## cordic
module cordic #(
    parameter WIDTH = 16,                
    parameter ITERATIONS = 12,           
    parameter MODE = 0                   
)(
    input wire clk,
    input wire rst_n,
    input wire start,                    
    input wire [WIDTH-1:0] x_in,         
    input wire [WIDTH-1:0] y_in,         
    input wire [WIDTH-1:0] z_in,         
    output reg done,                     
    output reg [WIDTH-1:0] x_out,        
    output reg [WIDTH-1:0] y_out,        
    output reg [WIDTH-1:0] z_out         
);
    localparam IDLE = 2'd0;
    localparam SETUP = 2'd1;
    localparam ITERATE = 2'd2;
    localparam DONE = 2'd3;
    reg [1:0] state, next_state;
    reg signed [WIDTH-1:0] x, y;
    reg [WIDTH-1:0] z;
    reg signed [WIDTH-1:0] x_next, y_next;
    reg [WIDTH-1:0] z_next;
    reg [$clog2(ITERATIONS)-1:0] iteration;
    function [WIDTH-1:0] atan_table;
        input [3:0] idx;
        begin
            case (idx)
  ...
clock: 10.0 ns
lec_check: 0
cap_margin: 0
core_margin: 3
core_utilization: 45
cts_cluster_diameter: 332
cts_cluster_size: 100
slew_margin: 20
run.sh (not shown) runs the stock make flow with config.mk's settings and CLKGATE_MAP_FILE=.
The first run finished with timing, DRC and antenna clean.
Change:
CAP_MARGIN = 20   (was 0)
CORE_MARGIN = 2   (was 3)
CORE_UTILIZATION = 40   (was 45)
CTS_CLUSTER_DIAMETER = unset   (was 332)
CTS_CLUSTER_SIZE = unset   (was 100)
clock period = 5.71 ns   (was 10.0 ns; I/O delays follow)
Outcome: Clock-buffer cell count stays the same. Area after synthesis does not change. Die area climbs by roughly a tenth. First-iteration DRC count drops by a few percent. Cell area climbs slightly. Global-route usage drops by 1.7 points.
Change:
CAP_MARGIN = 40   (was 20)
CTS_CLUSTER_DIAMETER = 332   (was unset)
CTS_CLUSTER_SIZE = 100   (was unset)
clock period = 10.0 ns   (was 5.71 ns; I/O delays follow)
=> The changed run completed without violations. Fmax went down by 0.48%. Global-route usage stays flat. Synthesized cell count stays the same. Count of clock-buffer cells in the layout grows by 1. Via count shrinks by 1.3%. Final cell count hardly moves. Die size is unchanged.


== exp/sierra ==
cordic again, from the RTL that the note above started with.
// cordic
module cordic #(
    parameter WIDTH = 16,                
    parameter ITERATIONS = 12,           
    parameter MODE = 0                   
)(
    input wire clk,
    input wire rst_n,
    input wire start,                    
    input wire [WIDTH-1:0] x_in,         
    input wire [WIDTH-1:0] y_in,         
    input wire [WIDTH-1:0] z_in,         
    output reg done,                     
    output reg [WIDTH-1:0] x_out,        
    output reg [WIDTH-1:0] y_out,        
    output reg [WIDTH-1:0] z_out         
);
Settings: LEC_CHECK=0, ABC_AREA=1, CAP_MARGIN=20, CELL_PAD_IN_SITES_DETAIL_PLACEMENT=2, CORE_ASPECT_RATIO=0.89, CORE_MARGIN=6, CORE_UTILIZATION=40, CTS_CLUSTER_SIZE=57, GPL_TIMING_DRIVEN=0, HOLD_SLACK_MARGIN=0.2, MAX_ROUTING_LAYER=met4, PLACE_DENSITY_LB_ADDON=0.26, SLEW_MARGIN=40; clock period 8.24 ns.
exp/sierra did not run to completion, as it errored out during detailed placement (3_5_place_dp).
[inputs] exp/indigo vs exp/sierra
# exp/sierra
export LEC_CHECK = 0
export ABC_AREA = 1
export CAP_MARGIN = 20
export CELL_PAD_IN_SITES_DETAIL_PLACEMENT = 2
export CORE_ASPECT_RATIO = 0.89
export CORE_MARGIN = 6
export CORE_UTILIZATION = 40
export CTS_CLUSTER_SIZE = 57
export GPL_TIMING_DRIVEN = 0
export HOLD_SLACK_MARGIN = 0.2
export MAX_ROUTING_LAYER = met4
export PLACE_DENSITY_LB_ADDON = 0.26
export SLEW_MARGIN = 40
create_clock -name core_clock -period 8.24 [get_ports {clk}]
# exp/indigo
export LEC_CHECK = 0
export CAP_MARGIN = 20
export CORE_MARGIN = 2
export CORE_UTILIZATION = 72
export CTS_CLUSTER_DIAMETER = 39
export MAX_ROUTING_LAYER = met4
export PLACE_DENSITY = 0.67
export SETUP_SLACK_MARGIN = 2.15
export SLEW_MARGIN = 20
create_clock -name core_clock -period 7.27 [get_ports {clk}]
Findings:
exp/indigo completed end to end with timing, DRC and antenna clean. exp/indigo against exp/sierra; area after synthesis is up by a few percent. Taking exp/sierra as the reference, in exp/indigo mean area per synthesized cell saw an increase, x dimension of the die saw a decrease. The final reports for exp/indigo and exp/sierra show share of synthesized cell area in and, or, nand and nor gates lower in the former. From exp/sierra to exp/indigo the numbers moved as follows: chip height shows a reduction of about 23%, area fraction in compound gates higher. exp/indigo vs exp/sierra on synthesized netlist cell count: exp/indigo is the lower one. exp/sierra → exp/indigo: sequential cell area fraction in the yosys report saw a decrease; mux share of post-synthesis cell area went up 22 points. In exp/indigo, the count of cell types in the netlist came out 30 above the value in exp/sierra.
The inputs of exp/tundra differ from those of exp/indigo as listed below.
# exp/indigo
export LEC_CHECK = 0
export CAP_MARGIN = 20
export CORE_MARGIN = 2
export CORE_UTILIZATION = 72
export CTS_CLUSTER_DIAMETER = 39
export MAX_ROUTING_LAYER = met4
export PLACE_DENSITY = 0.67
export SETUP_SLACK_MARGIN = 2.15
export SLEW_MARGIN = 20
create_clock -name core_clock -period 7.27 [get_ports {clk}]
# exp/tundra
export LEC_CHECK = 0
export CAP_MARGIN = 20
export CORE_MARGIN = 2
export CORE_UTILIZATION = 72
export HOLD_SLACK_MARGIN = 0.29
export PLACE_DENSITY = 0.67
export SETUP_SLACK_MARGIN = -0.55
export SLEW_MARGIN = 40
create_clock -name core_clock -period 7.27 [get_ports {clk}]
### Flow results
On cell area after layout, exp/tundra does better than exp/indigo.
Re quantity of I/O buffers inserted on ports: no difference whatsoever between exp/tundra and exp/indigo.
exp/indigo leaves more setup margin than exp/tundra.
Routed wire length in exp/tundra vs exp/indigo: up about 4%
For exp/umber, these inputs were changed with respect to exp/tundra:
# exp/tundra
export LEC_CHECK = 0
export CAP_MARGIN = 20
export CORE_MARGIN = 2
export CORE_UTILIZATION = 72
export HOLD_SLACK_MARGIN = 0.29
export PLACE_DENSITY = 0.67
export SETUP_SLACK_MARGIN = -0.55
export SLEW_MARGIN = 40
create_clock -name core_clock -period 7.27 [get_ports {clk}]
# exp/umber
export LEC_CHECK = 0
export CAP_MARGIN = 20
export CORE_MARGIN = 2
export CORE_UTILIZATION = 40
export SLEW_MARGIN = 20
create_clock -name core_clock -period 10.0 [get_ports {clk}]
- Comparing exp/tundra and exp/umber, the lower period utilization is on exp/umber.
- Minimum clock period after layout: exp/umber vs exp/tundra up 0.091 ns
- Vias: exp/umber below exp/tundra
- Sort exp/tundra and exp/umber by non-clock buffer count, descending, and exp/umber comes first.
- exp/umber: placeable core region 10000 um^2 above exp/tundra
- Between exp/tundra and exp/umber, the difference in final worst hold slack is negligible.
- exp/umber vs. exp/tundra: clock buffer and inverter area fraction after layout decreased 0.35 points, final weighted congestion of routability-driven global placement decreased 7.6%.


== quartz ==
cordic again, from the RTL that the note above started with.
export LEC_CHECK = 0
export ABC_AREA = 0
export CAP_MARGIN = 25
export CORE_ASPECT_RATIO = 0.85
export CORE_MARGIN = 10
export CORE_UTILIZATION = 63
export GPL_ROUTABILITY_DRIVEN = 1
export MIN_ROUTING_LAYER = met2
export PLACE_DENSITY = 0.42
export SLEW_MARGIN = 10
create_clock -name core_clock -period 6.55 [get_ports {clk}]
Every stage of the flow completed for quartz, and the final layout passed the timing, design-rule and antenna checks.
diff inputs: quartz => raven
Settings: changing SLEW_MARGIN from 10 to 20; removing CORE_ASPECT_RATIO (formerly 0.85); setting CTS_CLUSTER_DIAMETER to 372 for the first time; removing GPL_ROUTABILITY_DRIVEN (formerly 1); changing ABC_AREA from 0 to 1; changing CORE_MARGIN from 10 to 2; changing CAP_MARGIN from 25 to 20; removing PLACE_DENSITY (formerly 0.42); changing CORE_UTILIZATION from 63 to 72; removing MIN_ROUTING_LAYER (formerly met2); changing the clock period (ns, I/O delays scaled along) from 6.55 to 5.22.
==> comparison <==
Looking at register share after synthesis across raven and quartz, the one that comes out lower is quartz. Delta (raven minus quartz): number of cells on the worst hold path rose by 1, fmax saw an increase, die footprint decreased by 6900 µm² relative to the old numbers, design area moved down. Against quartz, count of buffers not belonging to the clock network in the layout in raven fell slightly. Compared with quartz, raven shows a lower remaining max-slew budget at the tightest pin. The higher setup slack of raven and quartz is in quartz. Looking at topmost layer with routed signal wires, the met5 result is from quartz; the met4 one comes from raven. Reported for raven and quartz, number of gates resized after CTS turned out identical to the last digit.
What nickel does differently from raven at the input level:
Settings: removing CTS_CLUSTER_DIAMETER (formerly 372); setting PLACE_DENSITY_LB_ADDON to 0.06 for the first time; changing ABC_AREA from 1 to 0; changing CORE_UTILIZATION from 72 to 65; changing the clock period (ns, I/O delays scaled along) from 5.22 to 8.0.
[summary]
Remaining routing DRC violations: nickel vs raven identical
Critical path depth for nickel: 4 down relative to raven
Going from raven to nickel, global-route usage over all layers shrinks by 9.0 points.
nickel vs. raven: site row count climbed about 7.5%.
Changes in harbor relative to nickel:
Settings: CTS_CLUSTER_DIAMETER now 30, previously not set; ABC_AREA no longer set, was 0; CORE_UTILIZATION now 69, was 65; SETUP_SLACK_MARGIN now 0.61, previously not set; PLACE_DENSITY_LB_ADDON no longer set, was 0.06; TNS_END_PERCENT now 5, previously not set; the clock period (ns, I/O delays scaled along) now 4.68, was 8.0.
[summary]
The lower sequential share of layout area of nickel and harbor is in harbor. Compared with nickel, harbor shows setup slack lower by 2.03 ns. harbor and nickel ended up with roughly the same footprint of the flip-flops and latches. Compared with nickel, harbor shows a met1 layer usage reported by global route that is 3.2 points higher. In the tables for nickel and harbor, met2 routed wirelength reads higher with harbor.


== run 1 ==
cordic again, from the RTL that the note above started with.
clock: 4.6 ns
lec_check: 0
cap_margin: 20
cell_pad_in_sites_detail_placement: 0
core_aspect_ratio: 0.9
core_margin: 2
core_utilization: 72
cts_cluster_diameter: 27
cts_cluster_size: 40
gpl_timing_driven: 1
hold_slack_margin: -0.09
max_routing_layer: met4
place_density_lb_addon: 0.01
setup_slack_margin: 1.36
slew_margin: 20
tns_end_percent: 40
Status(run 1) = ERROR, stage = global routing
[inputs] run 2 vs run 1
- CORE_ASPECT_RATIO: 0.9 -> unset
- CELL_PAD_IN_SITES_DETAIL_PLACEMENT: 0 -> unset
- CTS_CLUSTER_SIZE: 40 -> 33
- GPL_TIMING_DRIVEN: 1 -> unset
- CORE_UTILIZATION: 72 -> 68
- PLACE_DENSITY_LB_ADDON: 0.01 -> unset
- SETUP_SLACK_MARGIN: 1.36 -> unset
- MAX_ROUTING_LAYER: met4 -> unset
- CTS_CLUSTER_DIAMETER: 27 -> unset
- HOLD_SLACK_MARGIN: -0.09 -> unset
- TNS_END_PERCENT: 40 -> unset
- the clock period (ns, I/O delays scaled along): 4.6 -> 5.01
==> comparison <==
- Run 2 completed; timing, DRC and antenna clean
- Diff run 1 -> run 2: buffers inserted during post-CTS setup optimization -57; post-placement setup slack now sits lower; count of instantiated cells in the yosys netlist roughly the same.
- Reported for run 1 and run 2, H-tree depth reported by CTS turned out identical to the last digit.
- Diff run 1 -> run 2: post-place instance area dropped 2.0%, post-cts gate resize count decreased 75.
- Looking at starting utilization of the core area, run 2 sits below run 1.
- Run 2 ended with more die size than run 1.
- Run 2 -> run 1: xor/xnor cell area share of the yosys netlist delta 0, exact match
- In run 2 relative to run 1, routability congestion estimate had gone down by a few percent.
- In the tables for run 1 and run 2, placeable core area reads lower with run 1.
--- input diff run 2..run 3 ---
- HOLD_SLACK_MARGIN: unset -> -0.09
- the clock period (ns, I/O delays scaled along): 5.01 -> 4.07
==> comparison <==
Run 3 never completed, since it errored out during clock tree synthesis. Run 3 vs. run 2: die extent in y neither gained nor lost much, half-perimeter wire length after placement now sits higher, count of instantiated cells in the yosys netlist stayed essentially flat, worst setup timing slack at the placement stage moved down. Of run 3 and run 2, run 2 shows the lower post-placement cell count, with run 3 above it. Reported for run 3 and run 2, summed instance area of the synthesized netlist turned out identical to the last digit. Compared with run 2, in run 3 post-synthesis mux area share about even, horizontal die dimension about even.
## Diff of input files: run 4 against run 3
- HOLD_SLACK_MARGIN: -0.09 -> unset
- CTS_CLUSTER_SIZE: 33 -> unset
- PLACE_DENSITY: unset -> 0.42
- MIN_ROUTING_LAYER: unset -> met2
- ABC_AREA: unset -> 0
- CORE_UTILIZATION: 68 -> 40
- the clock period (ns, I/O delays scaled along): 4.07 -> 10.0
Run 3 and run 4: one clean run, run 4; the rest did not finish clean. clock tree synthesis: run 3 exited with error. Between run 4 and run 3, x dimension of the die is lower for run 3, run 4 comes in above that. Run 4: row count higher than run 3. In run 4 the overall die height turned out about 30% higher than in run 3. Of run 4 and run 3, the run reporting the higher minimum setup slack after placement was run 4. Run 4 vs. run 3: placeable core region went up by 9500 um2.


The RTL this note starts from:
==> flow/design.v <==
/*verilator lint_off EOFNEWLINE*/
/*verilator lint_off WIDTHEXPAND*/
module cordic #(
    parameter WIDTH = 16,                
    parameter ITERATIONS = 12,           
    parameter MODE = 0                   
)(
    input wire clk,
    input wire rst_n,
    input wire start,                    
    input wire [WIDTH-1:0] x_in,         
    input wire [WIDTH-1:0] y_in,         
    input wire [WIDTH-1:0] z_in,         
    output reg done,                     
    output reg [WIDTH-1:0] x_out,        
    output reg [WIDTH-1:0] y_out,        
    output reg [WIDTH-1:0] z_out         
);
    localparam IDLE = 2'd0;
    localparam SETUP = 2'd1;
    localparam ITERATE = 2'd2;
    localparam DONE = 2'd3;
    reg [1:0] state, next_state;
    reg signed [WIDTH-1:0] x, y;
    reg [WIDTH-1:0] z;
    reg signed [WIDTH-1:0] x_next, y_next;
    reg [WIDTH-1:0] z_next;
    reg [$clog2(ITERATIONS)-1:0] iteration;
    function [WIDTH-1:0] atan_table;
        input [3:0] idx;
        begin
            case (idx)
                4'd0:  atan_table = 16'd8192;    
                4'd1:  atan_table = 16'd4836;    
                4'd2:  atan_table = 16'd2555;    
                4'd3:  atan_table = 16'd1297;    
                4'd4:  atan_table = 16'd651;     
                4'd5:  atan_table = 16'd326;     
                4'd6:  atan_table = 16'd163;     
                4'd7:  atan_table = 16'd81;      
                4'd8:  atan_table = 16'd41;      
                4'd9:  atan_table = 16'd20;      
                4'd10: atan_table = 16'd10;      
                4'd11: atan_table = 16'd5;       
                default: atan_table = 16'd0;
            endcase
        end
    endfunction
    always @(posedge clk or negedge rst_n) begin
        if (!rst_n) begin
            state <= IDLE;
            x <= 0;
            y <= 0;
            z <= 0;
            iteration <= 0;
            done <= 1'b0;
            x_out <= 0;
            y_out <= 0;
            z_out <= 0;
        end else begin
            state <= next_state;
            case (state)
                IDLE: begin
                    done <= 1'b0;
                end
                SETUP: begin
                    x <= x_in;
                    y <= y_in;
                    z <= z_in;
                    iteration <= 0;
                end
                ITERATE: begin
                    x <= x_next;
                    y <= y_next;
                    z <= z_next;
                    iteration <= iteration + 1;
                end
                DONE: begin
                    done <= 1'b1;
                    x_out <= x;
                    y_out <= y;
                    z_out <= z;
                end
            endcase
        end
    end
    always @(*) begin
        next_state = state;
        case (state)
            IDLE: begin
                if (start) begin
                    next_state = SETUP;
                end
            end
            SETUP: begin
                next_state = ITERATE;
            end
            ITERATE: begin
                if (iteration == ITERATIONS - 1) begin
                    next_state = DONE;
                end
            end
            DONE: begin
                next_state = IDLE;
            end
        endcase
    end
    wire [WIDTH-1:0] shift_x = x >>> iteration;
    wire [WIDTH-1:0] shift_y = y >>> iteration;
    always @(*) begin
        x_next = x;
        y_next = y;
        z_next = z;
        if (state == ITERATE) begin
            if (MODE == 0) begin
                if (z[WIDTH-1] == 1'b0) begin   
                    x_next = x - shift_y;
                    y_next = y + shift_x;
                    z_next = z - atan_table(iteration);
                end else begin   
                    x_next = x + shift_y;
                    y_next = y - shift_x;
                    z_next = z + atan_table(iteration);
                end
            end else begin
                if (y[WIDTH-1] == 1'b0) begin   
                    x_next = x + shift_y;
                    y_next = y - shift_x;
                    z_next = z + atan_table(iteration);
                end else begin   
                    x_next = x - shift_y;
                    y_next = y + shift_x;
                    z_next = z - atan_table(iteration);
                end
            end
        end
    end
endmodule
/*verilator lint_on EOFNEWLINE*/
/*verilator lint_on WIDTHEXPAND*/ 
export LEC_CHECK = 0
export CAP_MARGIN = 20
export CELL_PAD_IN_SITES_DETAIL_PLACEMENT = 1
export CORE_ASPECT_RATIO = 0.9
export CORE_MARGIN = 4
export CORE_UTILIZATION = 24
export GPL_TIMING_DRIVEN = 0
export HOLD_SLACK_MARGIN = 0.08
export MAX_ROUTING_LAYER = met4
export PLACE_DENSITY_LB_ADDON = 0.19
export SLEW_MARGIN = 20
create_clock -name core_clock -period 3.94 [get_ports {clk}]
The baseline finished but failed the layout checks on setup timing.
==> next run, changes <==
CORE_UTILIZATION = 60   (was 24)
CTS_CLUSTER_SIZE = 21   (was unset)
MAX_ROUTING_LAYER = met5   (was met4)
MIN_ROUTING_LAYER = met2   (was unset)
PLACE_DENSITY_LB_ADDON = unset   (was 0.19)
SLEW_MARGIN = 15   (was 20)
The changed run ended with an error in 4_1_cts, error DPL-0033.
Synthesized area does not change.
Synthesized cell count stays the same.
Die size drops by 58%.
==> next run, changes <==
CELL_PAD_IN_SITES_DETAIL_PLACEMENT = unset   (was 1)
CORE_ASPECT_RATIO = unset   (was 0.9)
CORE_MARGIN = 2   (was 4)
CORE_UTILIZATION = 30   (was 60)
CTS_CLUSTER_SIZE = unset   (was 21)
GPL_TIMING_DRIVEN = unset   (was 0)
HOLD_SLACK_MARGIN = unset   (was 0.08)
MAX_ROUTING_LAYER = unset   (was met5)
MIN_ROUTING_LAYER = unset   (was met2)
SLEW_MARGIN = 20   (was 15)
clock period = 5.71 ns   (was 3.94 ns; I/O delays follow)
What happened: With this change the flow passed the timing, design-rule and antenna checks; die size rose by well over a third; synthesized cell count is unchanged; area after synthesis does not change.
